==> run a: inputs <==
==> flow/design.v <==
module design_5 #(parameter width = 8, parameter cwidth =4)(
  input [width-1:0] OPA, OPB,
  input CLK, RST, CE, MODE, CIN,
  input [1:0] INP_VALID,
  input [cwidth-1:0] CMD,
  output reg [2*width:0] RES,
  output reg OFLOW,
  output reg COUT,
  output reg G,
  output reg L,
  output reg E,
  output reg ERR
);
reg [2*width:0] temp;
reg [2*width:0] next_RES;
reg next_COUT, next_OFLOW, next_G, next_L, next_E, next_ERR;
localparam CMD_ADD = 4'b0000;
localparam CMD_SUB = 4'b0001;
localparam CMD_ADD_CIN = 4'b0010;
localparam CMD_SUB_CIN = 4'b0011;
localparam CMD_EGL = 4'b1000;
localparam CMD_INC_MUL = 4'b1001;
localparam CMD_SHIFT_MUL = 4'b1010;
localparam CMD_SI_UNSI_ADD = 4'b1011;
localparam CMD_SI_UNSI_SUB = 4'b1100;
localparam CMD_INC_A = 4'b0100;
localparam CMD_DEC_A = 4'b0101;
localparam CMD_INC_B = 4'b0110;
localparam CMD_DEC_B = 4'b0111;
localparam CMD_AND = 4'b0000;
localparam CMD_NAND = 4'b0001;
localparam CMD_OR = 4'b0010;
localparam CMD_NOR = 4'b0011;
localparam CMD_XOR = 4'b0100;
localparam CMD_XNOR = 4'b0101;
localparam CMD_ROL_A_B = 4'b1100;
localparam CMD_ROR_A_B = 4'b1101;
localparam CMD_NOT_A = 4'b0110;
localparam CMD_SHR1_A = 4'b1000;
localparam CMD_SHLI_A = 4'b1001;
localparam CMD_NOT_B = 4'b0111;
localparam CMD_SHR1_B = 4'b1010;
localparam CMD_SHL1_B = 4'b1011;
wire [2:0] amount;
assign amount = OPB[2:0];
always@(posedge CLK or posedge RST)
begin
    if(RST)begin
        next_RES <= 'b0;
        next_COUT <= 1'b0;
        next_OFLOW <= 1'b0;
        next_G <= 1'b0;
        next_E <= 1'b0;
        next_L <= 1'b0;
        next_ERR <= 1'b0;
    end
    else if(CE)
    begin
        if(INP_VALID == 2'b00)
        begin
            next_RES <= 'b0;
            next_COUT <= 1'b0;
            next_OFLOW <= 1'b0;
            next_G <= 1'b0;
            next_E <= 1'b0;
            next_L <= 1'b0;
            next_ERR <= 1'b0;
        end
        else if(INP_VALID ==2'b11)
        begin
            next_RES <= 'b0;
            next_COUT <= 1'b0;
            next_OFLOW <= 1'b0;
            next_G <= 1'b0;
            next_E <= 1'b0;
            next_L <= 1'b0;
            next_ERR <= 1'b0;
            if(MODE)begin
                case(CMD)
                    CMD_ADD:
                    begin
                        temp = OPA + OPB;
                        next_RES <= temp;
                        next_COUT <= temp[width];
                    end
                    CMD_SUB:
                    begin
                        next_OFLOW <= (OPA<OPB)?1'b1:1'b0;
                        next_RES <= OPA-OPB;
                    end
                    CMD_ADD_CIN:
                    begin
                        temp = OPA + OPB + CIN;
                        next_RES <= temp;
                        next_COUT <= temp[width];
                    end
                    CMD_SUB_CIN:
                    begin
                        next_OFLOW <= (OPA<OPB)?1'b1:1'b0;
                        next_RES <= OPA-OPB-CIN;
                    end
                    CMD_EGL:
                    begin
                        next_RES <= 'b0;
                        if(OPA==OPB)
                        begin
                            next_E <= 1'b1;
                            next_G <= 1'b0;
                            next_L <= 1'b0;
                        end
                        else if(OPA>OPB)
                        begin
                            next_E <= 1'b0;
                            next_G <= 1'b1;
                            next_L <= 1'b0;
                        end
                        else
                        begin
                            next_E <= 1'b0;
                            next_G <= 1'b0;
                            next_L <= 1'b1;
                        end
                    end
                    CMD_INC_MUL:
                    begin
                        temp = (OPA+1) * (OPB+1);
                        next_RES <= temp;
                        next_COUT <= temp[2*width];
                    end
                    CMD_SHIFT_MUL:
                    begin
                        temp =(OPA<<1)*OPB;
                        next_RES <= temp;
                        next_COUT <= temp[2*width];
                    end
                    CMD_SI_UNSI_ADD:
                    begin
                        temp = $signed(OPA) + $signed(OPB);
                        next_RES <= temp;
                        next_COUT <= temp[width];
                        next_OFLOW <= ((OPA[width-1] == OPB[width-1]) && (temp[width-1] != OPA[width-1])) ? 1'b1 : 1'b0;
                        if($signed(OPA)==$signed(OPB))
                        begin
                            next_E <= 1'b1;
                            next_G <= 1'b0;
                            next_L <= 1'b0;
                        end
                        else if($signed(OPA)>$signed(OPB))
                        begin
                            next_E <= 1'b0;
                            next_G <= 1'b1;
                            next_L <= 1'b0;
                        end
                        else
                        begin
                            next_E <= 1'b0;
                            next_G <= 1'b0;
                            next_L <= 1'b1;
                        end
                    end
                    CMD_SI_UNSI_SUB:
                    begin
                        temp = $signed(OPA) - $signed(OPB);
                        next_RES<= temp;
                        next_COUT <= temp[width];
                       next_OFLOW <= ((OPA[width-1] != OPB[width-1]) && (temp[width-1] != OPA[width-1])) ? 1'b1 : 1'b0;
                        if($signed(OPA) == $signed(OPB))
                        begin
                            next_E <= 1'b1;
                            next_G <= 1'b0;
                            next_L <= 1'b0;
                        end
                        else if($signed(OPA) > $signed(OPB))
                        begin
                            next_E <= 1'b0;
                            next_G <= 1'b1;
                            next_L <= 1'b0;
                        end
                        else
                        begin
                            next_E <= 1'b0;
                            next_G <= 1'b0;
                            next_L <= 1'b1;
                        end
                    end
                    default:
                    begin
                        next_RES <= 'b0;
                        next_COUT <= 1'b0;
                        next_OFLOW <= 1'b0;
                        next_G <= 1'b0;
                        next_E <= 1'b0;
                        next_L <= 1'b0;
                        next_ERR <= 1'b0;
                    end
                endcase
            end
            else begin
                case(CMD)
                    CMD_AND:next_RES <= {{width*2-(width-1){1'b0}},OPA&OPB};
                    CMD_NAND:next_RES <= {{width*2-(width-1){1'b0}},~(OPA&OPB)};
                    CMD_OR:next_RES <= {{width*2-(width-1){1'b0}},OPA|OPB};
                    CMD_NOR:next_RES <= {{width*2-(width-1){1'b0}},~(OPA|OPB)};
                    CMD_XOR:next_RES <= {{width*2-(width-1){1'b0}},OPA^OPB};
                    CMD_XNOR:next_RES <= {{width*2-(width-1){1'b0}},~(OPA^OPB)};
                    CMD_ROL_A_B:
                    begin
                        if (amount == 0)
                            next_RES <= {{width*2-(width-1){1'b0}}, OPA};
                        else
                            next_RES <= {{width*2-(width){1'b0}}, (OPA << amount) | (OPA >> (width - amount))};
                        next_ERR <= (width > 3 && |OPB[width-1:3]) ? 1'b1 : 1'b0;
                    end
                    CMD_ROR_A_B:
                    begin
                        if (amount == 0)
                            next_RES <= {{width*2-(width-1){1'b0}}, OPA};
                        else
                            next_RES <= {{width*2-(width-1){1'b0}}, (OPA >> amount) | (OPA << (width - amount))};
                        next_ERR <= (width > 3 && |OPB[width-1:3]) ? 1'b1 : 1'b0;
                    end
                    default:
                    begin
                        next_RES <='b0;
                        next_COUT <= 1'b0;
                        next_OFLOW <= 1'b0;
                        next_G <= 1'b0;
                        next_E <= 1'b0;
                        next_L <= 1'b0;
                        next_ERR <= 1'b0;
                    end
                endcase
            end
        end
        else if(INP_VALID == 2'b01)
        begin
            next_RES <=  'b0;
            next_COUT <= 1'b0;
            next_OFLOW <= 1'b0;
            next_G <= 1'b0;
            next_E <= 1'b0;
            next_L <= 1'b0;
            next_ERR <= 1'b0;
            if(MODE)begin
                case(CMD)
                    CMD_INC_A:next_RES <= OPA+1;
                    CMD_DEC_A:next_RES <= OPA-1;
                    default:
                    begin
                        next_RES <= 'b0;
                        next_COUT <= 1'b0;
                        next_OFLOW <= 1'b0;
                        next_G <= 1'b0;
                        next_E <= 1'b0;
                        next_L <= 1'b0;
                        next_ERR <= 1'b0;
                    end
                endcase
            end
            else begin
                case(CMD)
                    CMD_NOT_A:next_RES <= {{width*2-(width-1){1'b0}},~OPA};
                    CMD_SHR1_A:next_RES <= {{width*2-(width-1){1'b0}},OPA>>1};
                    CMD_SHLI_A:next_RES <= {{width*2-(width-1){1'b0}},OPA<<1};
                    default:
                    begin
                        next_RES <= 'b0;
                        next_COUT <= 1'b0;
                        next_OFLOW <= 1'b0;
                        next_G <= 1'b0;
                        next_E <= 1'b0;
                        next_L <= 1'b0;
                        next_ERR <= 1'b0;
                    end
                endcase
            end
        end
        else if(INP_VALID == 2'b10)
            begin
                next_RES <= 'b0;
                next_COUT <= 1'b0;
                next_OFLOW <= 1'b0;
                next_G <= 1'b0;
                next_E <= 1'b0;
                next_L <= 1'b0;
                next_ERR <= 1'b0;
                if(MODE) begin
                    case(CMD)
                        CMD_INC_B: next_RES <= OPB + 1;
                        CMD_DEC_B: next_RES <= OPB - 1;
                        default:
                        begin
                            next_RES <= 'b0;
                            next_COUT <= 1'b0;
                            next_OFLOW <= 1'b0;
                            next_G <= 1'b0;
                            next_E <= 1'b0;
                            next_L <= 1'b0;
                            next_ERR <= 1'b0;
                        end
                    endcase
                end
                else begin
                    case(CMD)
                        CMD_NOT_B:next_RES <= {{width*2-(width-1){1'b0}},~OPB};
                        CMD_SHR1_B:next_RES <= {{width*2-(width-1){1'b0}},OPB>>1};
                        CMD_SHL1_B:next_RES <= {{width*2-(width-1){1'b0}},OPB<<1};
                        default:
                        begin
                            next_RES <= 'b0;
                            next_COUT <= 1'b0;
                            next_OFLOW <= 1'b0;
                            next_G <= 1'b0;
                            next_E <= 1'b0;
                            next_L <= 1'b0;
                            next_ERR <= 1'b0;
                        end
                    endcase
                end
        end
    end
end
always @(posedge CLK or posedge RST) begin
    if(RST) begin
        RES <= 'b0;
        COUT <= 1'b0;
        OFLOW <= 1'b0;
        G <= 1'b0;
        E <= 1'b0;
        L <= 1'b0;
        ERR <= 1'b0;
    end else if (CE) begin
        RES <= next_RES;
        COUT <= next_COUT;
        OFLOW <= next_OFLOW;
        G <= next_G;
        L <= next_L;
        E <= next_E;
        ERR <= next_ERR;
    end
end
endmodule
==> flow/run.sh <==
#!/bin/bash
# the make line also repeats each setting of config.mk as NAME=value (left out here)
make -C /OpenROAD-flow-scripts/flow DESIGN_CONFIG=/design/flow/config.mk WORK_HOME=/design/flow/orfs CLKGATE_MAP_FILE= finish
==> flow/config.mk <==
export PLATFORM = sky130hd
export DESIGN_NAME = design_5
export DESIGN_NICKNAME = design_5
export VERILOG_FILES = /design/flow/design.v
export SDC_FILE = /design/flow/constraint.sdc
export NUM_CORES = 4
export LEC_CHECK = 0
export CAP_MARGIN = 20
export CELL_PAD_IN_SITES_GLOBAL_PLACEMENT = 3
export CORE_ASPECT_RATIO = 1.27
export CORE_MARGIN = 10
export CORE_UTILIZATION = 40
export CTS_CLUSTER_DIAMETER = 238
export CTS_CLUSTER_SIZE = 90
export MIN_ROUTING_LAYER = met2
export SLEW_MARGIN = 20
export TNS_END_PERCENT = 90
==> flow/constraint.sdc <==
create_clock -name core_clock -period 8.0 [get_ports {CLK}]
set_input_delay 1.6000 -clock core_clock [delete_from_list [all_inputs] [get_ports {CLK}]]
set_output_delay 1.6000 -clock core_clock [all_outputs]
set_load 0.01 [all_outputs]
==> run b: changes against run a <==
- CELL_PAD_IN_SITES_GLOBAL_PLACEMENT: 3 -> not set
- CORE_ASPECT_RATIO: 1.27 -> not set
- CORE_MARGIN: 10 -> 2
- CORE_UTILIZATION: 40 -> 70
- CTS_CLUSTER_DIAMETER: 238 -> not set
- CTS_CLUSTER_SIZE: 90 -> 39
- HOLD_SLACK_MARGIN: not set -> -0.09
- MIN_ROUTING_LAYER: met2 -> not set
- PLACE_DENSITY: not set -> 0.76
- TNS_END_PERCENT: 90 -> not set
==> flow/constraint.sdc (replaced) <==
create_clock -name core_clock -period 5.97 [get_ports {CLK}]
set_input_delay 1.1940 -clock core_clock [delete_from_list [all_inputs] [get_ports {CLK}]]
set_output_delay 1.1940 -clock core_clock [all_outputs]
set_load 0.01 [all_outputs]
==> reports/metrics.cfg <==
[floorplanning]
fp.dieH_um = 131
die-area_um2 = 17200

[place]
hpwl_um = 34100

[run_status]
outcome = stopped before the end
firstError = [ERROR GRT-0232] Routing congestion too high. Check the congestion heatmap in the GUI.
stop_stage = 5_1_grt

[global_routing]
use_met1_pct = 76.1

[clocking]
post_cts_resized = 91
cts_setup_buffers = 7

(the above is from run b)
==> reports/metrics.cfg <==
[finish]
final_cells = 1804
areaGrowthSynthToFinish_pct = 10.3
nMultiInputCombCells = 1109

[place]
hpwl_um = 38100

[floorplanning]
fp.dieH_um = 209
die-area_um2 = 35400

[synthesis]
synth.distinct_cells = 104
top_cell = inv_1

[clocking]
post_cts_resized = 0

[worst_setup_path]
cp_num_buf_inv = 5

[global_routing]
use_met1_pct = 0

[run_status]
outcome = complete, no violations

[power_and_ir_drop]
p_leak_nw = 5.71

(the above is from run a)
